==> run C <==
## gioco
module gioco(
	i_ani_stb,														 
	i_clk,															 
	i_rst,															 
	i_animate,														 
	i_dx, 															 
	i_sx,																 
	i_start,															 
	o_x1_pal, o_x2_pal,											 
	o_y1_pal, o_y2_pal,
	o_x1_nav, o_x2_nav,											 
	o_y1_nav, o_y2_nav,
	bri1,bri2,bri3,bri4,bri5,bri6,bri7,bri8,bri9,bri10, 
	ok, ko,															 
	ff_life															 
);
clock: 11.9 ns
lec_check: 0
abc_area: 1
cap_margin: 15
core_margin: 2
core_utilization: 72
cts_cluster_diameter: 398
cts_cluster_size: 96
setup_slack_margin: -0.63
slew_margin: 20
run.sh (not shown) runs the stock make flow with config.mk's settings and CLKGATE_MAP_FILE=.
==> run D (differences from run C) <==
Settings changed: CAP_MARGIN 15 to 20, CTS_CLUSTER_DIAMETER 398 to 177, CTS_CLUSTER_SIZE 96 to 97, SETUP_SLACK_MARGIN -0.63 to -1.5, TNS_END_PERCENT from default to 20.
==> flow/constraint.sdc (replaced) <==
create_clock -name core_clock -period 17.7 [get_ports {i_clk}]
set_input_delay 3.5400 -clock core_clock [delete_from_list [all_inputs] [get_ports {i_clk}]]
set_output_delay 3.5400 -clock core_clock [all_outputs]
set_load 0.01 [all_outputs]
==> run A (differences from run C) <==
Settings changed: ABC_AREA 1 to default, CAP_MARGIN 15 to 20, CTS_CLUSTER_DIAMETER 398 to default, CTS_CLUSTER_SIZE 96 to default, MIN_ROUTING_LAYER from default to met2, SETUP_SLACK_MARGIN -0.63 to default.
==> flow/constraint.sdc (replaced) <==
create_clock -name core_clock -period 24.0 [get_ports {i_clk}]
set_input_delay 4.8000 -clock core_clock [delete_from_list [all_inputs] [get_ports {i_clk}]]
set_output_delay 4.8000 -clock core_clock [all_outputs]
set_load 0.01 [all_outputs]
==> run X (differences from run C) <==
Settings changed: ABC_AREA 1 to default, CAP_MARGIN 15 to 20, CORE_UTILIZATION 72 to 9, CTS_CLUSTER_DIAMETER 398 to default, CTS_CLUSTER_SIZE 96 to default, SETUP_SLACK_MARGIN -0.63 to default.
==> flow/constraint.sdc (replaced) <==
create_clock -name core_clock -period 30.7 [get_ports {i_clk}]
set_input_delay 6.1400 -clock core_clock [delete_from_list [all_inputs] [get_ports {i_clk}]]
set_output_delay 6.1400 -clock core_clock [all_outputs]
set_load 0.01 [all_outputs]
==> run notes <==
The run stopped with a tool error. It got as far as 5_1_grt and failed there. The first error in the log reads "[ERROR GRT-0116] Global routing finished with congestion. Check the congestion regions in the DRC Viewer". Total cell area reported by yosys after synthesis: 13800 um2.

With the and-or/or-and share of the synthesized area at 26.4%, the proportion of netlist area held by the largest area contributor is 11.1%. In the post-synthesis netlist, the biggest area contributors are dfxtp_1 11%, ha_1 9.9%, xnor2_1 6.6%, nand2_1 5.6%, nor2_1 5.5%. Yosys cell count: 2002.

The cell type that accounts for the most area after synthesis is dfxtp_1. The sequential cell area fraction in the yosys report was 11.1%; the average cell area after synthesis was 6.91 um2. For reference, full adder, half adder and majority cells occupy 10.2% of the area reported after synthesis. The net count after synthesis was 2120.
-- figures above: run A

==> run notes <==
By area the synthesized netlist is led by nand2_1 16%, inv_1 12%, nand3_1 11%, dfxtp_1 11%, ha_1 9.3%. The average cell area after synthesis was 5.62 um2. The flow ran to the end, but the layout failed its checks. The yosys cell count was 2613. Failing layout checks were recorded as setup timing. Derived from the worst setup path, the maximum achievable clock frequency is 55.2 MHz.

The run gives 14700 um2 as the total cell area reported by yosys after synthesis. At floorplan, the net count of the design was reported as 2731. With the setup slack after layout at -0.417 ns, the area fraction in full adders, half adders and majority gates is 9.56%. In this run, the synthesized area fraction spent on AND-OR/OR-AND gates is recorded as 14.3%. Routed signal wires occupy layers up through met4.

The sequential cell area fraction in the yosys report is 10.5%. The final report lists the setup-violating endpoint count as 2.
-- figures above: run D

==> run notes <==
The synthesized netlist devotes 26.4% of its cell area to compound gates. The run gives 11.1% as the sequential cell area fraction in the yosys report. The area fraction of the largest cell type after synthesis is 11.1%. The run finished with no timing, DRC or antenna violations. The synth_stat.txt file lists the number of cells as 2002.

Of all cell types, the one taking the most synthesized area is dfxtp_1. The total cell area reported by yosys after synthesis is 13800 um2. After synthesis, the mean cell area works out to 6.91 um2.

Ranked by total cell area, the synthesized netlist is headed by dfxtp_1 11%, ha_1 9.9%, xnor2_1 6.6%, nand2_1 5.6%, nor2_1 5.5%. Synthesis produced a netlist with a net count of 2120.
-- figures above: run X

==> run notes <==
The flow did not finish. The flow stopped in 3_5_place_dp. The tool reported: "[ERROR DPL-0033] detailed placement checks failed during check placement".

Counting every net in the synthesized netlist gives 2731. With the die footprint at 21500 um2, the total cell area reported by yosys after synthesis is 14700 um2. The average cell area after synthesis was 5.62 um2.

In this run, the synthesized area fraction spent on adder and majority cells is recorded as 9.56%. Floorplan-stage core utilization: 73.0%. After synthesis, the cell types taking the most area are nand2_1 16%, inv_1 12%, nand3_1 11%, dfxtp_1 11%, ha_1 9.3%. Sorting the Yosys area breakdown by cell type puts at the top nand2_1. The yosys cell count was 2613. Summed over its instances, the top area cell type makes up 15.6% of the synthesized netlist area. The run gives 14.3% for the and-or/or-and share of the synthesized area. Sequential cell area fraction in the yosys report: 10.5%.
-- figures above: run C


* * *

==> garnet: inputs <==
Starting RTL as in the previous note.
clock: 13.0 ns
lec_check: 0
abc_area: 0
cap_margin: 20
core_margin: 2
core_utilization: 72
cts_cluster_diameter: 366
cts_cluster_size: 99
gpl_routability_driven: 0
place_density: 0.42
slew_margin: 20
tns_end_percent: 10
==> sierra: changes against garnet <==
==> flow/config.mk (replaced) <==
export PLATFORM = sky130hd
export DESIGN_NAME = gioco
export DESIGN_NICKNAME = gioco
export VERILOG_FILES = /design/flow/design.v
export SDC_FILE = /design/flow/constraint.sdc
export NUM_CORES = 4
export LEC_CHECK = 0
export CAP_MARGIN = 20
export CORE_MARGIN = 2
export CORE_UTILIZATION = 58
export SLEW_MARGIN = 20
==> flow/constraint.sdc (replaced) <==
create_clock -name core_clock -period 14.8 [get_ports {i_clk}]
set_input_delay 2.9600 -clock core_clock [delete_from_list [all_inputs] [get_ports {i_clk}]]
set_output_delay 2.9600 -clock core_clock [all_outputs]
set_load 0.01 [all_outputs]
==> delta: changes against garnet <==
==> flow/config.mk (replaced) <==
export PLATFORM = sky130hd
export DESIGN_NAME = gioco
export DESIGN_NICKNAME = gioco
export VERILOG_FILES = /design/flow/design.v
export SDC_FILE = /design/flow/constraint.sdc
export NUM_CORES = 4
export LEC_CHECK = 0
export CAP_MARGIN = 20
export CORE_MARGIN = 2
export CORE_UTILIZATION = 72
export CTS_CLUSTER_SIZE = 36
export PLACE_DENSITY_LB_ADDON = 0.28
export SLEW_MARGIN = 30
==> flow/constraint.sdc (replaced) <==
create_clock -name core_clock -period 16.2 [get_ports {i_clk}]
set_input_delay 3.2400 -clock core_clock [delete_from_list [all_inputs] [get_ports {i_clk}]]
set_output_delay 3.2400 -clock core_clock [all_outputs]
set_load 0.01 [all_outputs]
==> xenon: changes against garnet <==
==> flow/config.mk (replaced) <==
export PLATFORM = sky130hd
export DESIGN_NAME = gioco
export DESIGN_NICKNAME = gioco
export VERILOG_FILES = /design/flow/design.v
export SDC_FILE = /design/flow/constraint.sdc
export NUM_CORES = 4
export LEC_CHECK = 0
export ABC_AREA = 1
export CAP_MARGIN = 20
export CORE_MARGIN = 2
export CORE_UTILIZATION = 72
export CTS_CLUSTER_DIAMETER = 349
export CTS_CLUSTER_SIZE = 21
export GPL_ROUTABILITY_DRIVEN = 0
export PLACE_DENSITY_LB_ADDON = 0.02
export SLEW_MARGIN = 25
==> flow/constraint.sdc (replaced) <==
create_clock -name core_clock -period 10.9 [get_ports {i_clk}]
set_input_delay 2.1800 -clock core_clock [delete_from_list [all_inputs] [get_ports {i_clk}]]
set_output_delay 2.1800 -clock core_clock [all_outputs]
set_load 0.01 [all_outputs]
==> qor summary <==
|  | sierra | garnet | delta | xenon |
|---|---|---|---|---|
| Status | complete, but fails checks | aborted with a tool error | aborted with a tool error | aborted with a tool error |
| Failing step | - | 4_1_cts | 5_1_grt | 3_5_place_dp |
| Layout check failures | negative setup slack | - | - | - |
| Core footprint | 23470 µm² | 18770 µm² | 18770 µm² | 20100 µm² |
| Synthesized netlist cell count | 2002 | 2002 | 2002 | 2613 |
| Cell Area, Placed | 17460 µm² | 18200 µm² | 15730 µm² | - |
| Number of cells after detailed placement | 2620 | 2648 | 2320 | - |
| Pre-CTS setup slack | -1.652 ns | -4.117 ns | -0.6619 ns | - |
| Starting density of the core | 0.5896 | 0.7374 | 0.7374 | 0.7301 |
| Number of buffers created by CTS | 9 | - | 9 | - |
| H-Tree Level Count | 3 | - | 3 | - |
| Mapped cell area | 13840 µm² | 13840 µm² | 13840 µm² | 14680 µm² |
| Count of standard-cell rows | 56 | 50 | 50 | 52 |
| Portion of the post-synthesis area used by sequential elements | 0.1114 | 0.1114 | 0.1114 | 0.1050 |
| Fraction of synthesized cell area taken by the top area cell type | 0.1114 | 0.1114 | 0.1114 | 0.1557 |
| Multiplexer area fraction after synthesis | 0.02522 | 0.02522 | 0.02522 | 0 |
| XORs/XNORs by Area | 0.1190 | 0.1190 | 0.1190 | 0.06248 |
| Die x size | 158.5 µm | 142.6 µm | 142.6 µm | 146.8 µm |
| Post-DP HPWL | 45.30 mm | 54.28 mm | 40.56 mm | - |
| Area fraction in and, or, nand and nor cells | 0.3100 | 0.3100 | 0.3100 | 0.4461 |
| Cell taking the most area after synthesis | dfxtp_1 | dfxtp_1 | dfxtp_1 | nand2_1 |
| Number of nets at floorplan | 2120 | 2120 | 2120 | 2731 |
| Number of sinks driven by the clock tree | 77 | - | 77 | - |
| CTS max path bufs | 2 | - | 2 | - |
| Mean instance size in the synthesized netlist | 6.913 µm² | 6.913 µm² | 6.913 µm² | 5.618 µm² |

* * *

==> fjord <==
Starting RTL as in the previous note.
export LEC_CHECK = 0
export CAP_MARGIN = 35
export CORE_MARGIN = 2
export CORE_UTILIZATION = 50
export CTS_CLUSTER_SIZE = 21
export MIN_ROUTING_LAYER = met1
export PLACE_DENSITY_LB_ADDON = 0.1
export SLEW_MARGIN = 20
create_clock -name core_clock -period 15.2 [get_ports {i_clk}]
==> inputs of ember, as changes to fjord <==
==> flow/config.mk (replaced) <==
export PLATFORM = sky130hd
export DESIGN_NAME = gioco
export DESIGN_NICKNAME = gioco
export VERILOG_FILES = /design/flow/design.v
export SDC_FILE = /design/flow/constraint.sdc
export NUM_CORES = 4
export LEC_CHECK = 0
export CAP_MARGIN = 20
export CELL_PAD_IN_SITES_DETAIL_PLACEMENT = 0
export CORE_MARGIN = 2
export CORE_UTILIZATION = 62
export CTS_CLUSTER_SIZE = 21
export MIN_ROUTING_LAYER = met2
export PLACE_DENSITY_LB_ADDON = 0.1
export SETUP_SLACK_MARGIN = 1.92
export SLEW_MARGIN = 30
==> inputs of zinc, as changes to fjord <==
--- a/flow/config.mk
+++ b/flow/config.mk
@@ -6,9 +6,12 @@
 export NUM_CORES = 4
 export LEC_CHECK = 0
+export ABC_AREA = 1
 export CAP_MARGIN = 35
-export CORE_MARGIN = 2
+export CORE_MARGIN = 10
 export CORE_UTILIZATION = 50
-export CTS_CLUSTER_SIZE = 21
+export CTS_CLUSTER_DIAMETER = 177
+export CTS_CLUSTER_SIZE = 92
 export MIN_ROUTING_LAYER = met1
-export PLACE_DENSITY_LB_ADDON = 0.1
+export PLACE_DENSITY_LB_ADDON = 0.16
 export SLEW_MARGIN = 20
+export TNS_END_PERCENT = 20
==> inputs of amber, as changes to fjord <==
--- a/flow/config.mk
+++ b/flow/config.mk
@@ -7,8 +7,8 @@
 export LEC_CHECK = 0
 export CAP_MARGIN = 35
+export CORE_ASPECT_RATIO = 0.72
 export CORE_MARGIN = 2
-export CORE_UTILIZATION = 50
+export CORE_UTILIZATION = 72
 export CTS_CLUSTER_SIZE = 21
 export MIN_ROUTING_LAYER = met1
-export PLACE_DENSITY_LB_ADDON = 0.1
 export SLEW_MARGIN = 20
==> flow/constraint.sdc (replaced) <==
create_clock -name core_clock -period 10.0 [get_ports {i_clk}]
set_input_delay 2.0000 -clock core_clock [delete_from_list [all_inputs] [get_ports {i_clk}]]
set_output_delay 2.0000 -clock core_clock [all_outputs]
set_load 0.01 [all_outputs]
==> comparison table <==
Run status: ember aborted with a tool error; amber aborted with a tool error; fjord failed layout checks; zinc failed layout checks
Stage where the flow stopped: ember 5_1_grt; amber 3_5_place_dp; fjord -; zinc -
Reasons for failing layout checks: ember -; amber -; fjord setup timing; zinc setup timing
Multi-input logic portion of the cell area: ember -; amber -; fjord 66.5%; zinc 61.9%
Data required time of the worst path: ember -; amber -; fjord 15430 ps; zinc 15450 ps
Count of placed standard cells in the final layout, fillers left out: ember -; amber -; fjord 2671; zinc 3331
Critical path capture point type: ember -; amber -; fjord register; zinc register
Clock group power: ember -; amber -; fjord 239 uW; zinc 265 uW
Power after layout: ember -; amber -; fjord 912 uW; zinc 1.05 mW
Nets: ember -; amber -; fjord 2412; zinc 3060
Power Dens Cells: ember -; amber -; fjord 50.7 nW/um2; zinc 54.6 nW/um2
Worst Hold Margin: ember -; amber -; fjord 497 ps; zinc 477 ps
Detailed placer's ending HPWL: ember 42.2 mm; amber -; fjord 46.6 mm; zinc 43.5 mm
Slew HR: ember -; amber -; fjord 34.0%; zinc 34.8%
Routed Antenna Nets: ember -; amber -; fjord 0; zinc 0
Hold violation total from the final report: ember -; amber -; fjord 0; zinc 0
Buffer-and-inverter tally for the worst setup path: ember -; amber -; fjord 8; zinc 13
Via count of the routed design: ember -; amber -; fjord 17227; zinc 18542
Reg-to-reg startpoint: ember -; amber -; fjord ff.o_xdirpal; zinc ff.o_xpal[1]
Die W: ember 153 um; amber 167 um; fjord 170 um; zinc 191 um
Synthesized Nets: ember 2120; amber 2120; fjord 2120; zinc 2731
Total number of H-tree levels: ember 3; amber -; fjord 3; zinc 3
Clock root buffer: ember sky130_fd_sc_hd__clkbuf_16; amber -; fjord sky130_fd_sc_hd__clkbuf_16; zinc sky130_fd_sc_hd__clkbuf_16
Layout sequential cell count: ember -; amber -; fjord 77; zinc 77
Register fraction of the total cell area: ember -; amber -; fjord 8.61%; zinc 8.02%
Maximum clock path buffer count: ember 2; amber -; fjord 2; zinc 2
Clock-pin slew on the worst setup and hold paths: ember -; amber -; fjord 70 ps; zinc 60 ps
TritonCTS clock tree: ember -; amber -; fjord yes; zinc yes
Util after Layout: ember -; amber -; fjord 66.4%; zinc 66.8%

* * *

==> trial 63 <==
gioco again, from the RTL that the note above started with.
clock: 16.9 ns
lec_check: 0
cap_margin: 20
core_margin: 2
core_utilization: 71
cts_cluster_diameter: 45
cts_cluster_size: 40
place_density_lb_addon: 0.28
slew_margin: 20
==> build 11: changes against trial 63 <==
Settings changed: CORE_UTILIZATION 71 to 58, CTS_CLUSTER_DIAMETER 45 to not set, CTS_CLUSTER_SIZE 40 to not set, PLACE_DENSITY_LB_ADDON 0.28 to not set.
==> flow/constraint.sdc (replaced) <==
create_clock -name core_clock -period 12.0 [get_ports {i_clk}]
set_input_delay 2.4000 -clock core_clock [delete_from_list [all_inputs] [get_ports {i_clk}]]
set_output_delay 2.4000 -clock core_clock [all_outputs]
set_load 0.01 [all_outputs]
==> build 25: changes against trial 63 <==
Settings changed: ABC_AREA set to 1, CORE_UTILIZATION 71 to 72, CTS_CLUSTER_DIAMETER 45 to 398, CTS_CLUSTER_SIZE 40 to 96, PLACE_DENSITY set to 0.36, PLACE_DENSITY_LB_ADDON 0.28 to not set, TNS_END_PERCENT set to 15.
==> flow/constraint.sdc (replaced) <==
create_clock -name core_clock -period 11.9 [get_ports {i_clk}]
set_input_delay 2.3800 -clock core_clock [delete_from_list [all_inputs] [get_ports {i_clk}]]
set_output_delay 2.3800 -clock core_clock [all_outputs]
set_load 0.01 [all_outputs]
==> comparison table <==
item                                                                                   trial 63                           build 25                  build 11
Run status                                                                       did not finish                     did not finish  finished with violations
Failing step                                                           global routing (5_1_grt)  detailed placement (3_5_place_dp)                         -
Layout check failures                                                                         -                                  -      negative setup slack
Cell Rows                                                                                    51                                 52                        56
Part of the Yosys area used for sequential elements                                       11.1%                              10.5%                     11.1%
Post-synthesis share of cell area spent on and-or and or-and gates                        26.4%                              14.3%                     26.4%
Resize count post-CTS                                                                        57                                  -                        27
Post-synthesis adder-cell area fraction                                                   10.2%                              9.56%                     10.2%
Synthesized area per cell                                                             6.91 um^2                          5.62 um^2                 6.91 um^2
Area after DPL                                                                       15600 um^2                                  -                18900 um^2
Horiz. Die Dim                                                                           144 um                             147 um                    158 um
Share of the synthesized area in the top cell type                                        11.1%                              15.6%                     11.1%
Postcts setup bufs                                                                           43                                  -                        37
Number of buffers inserted for hold repair after clock tree synthesis                         0                                  -                         0
Synth Net Count                                                                            2120                               2731                      2120
HPWL after detailed placement                                                          39300 um                                  -                  48600 um
Power is estimated from default activity; no workload was simulated.
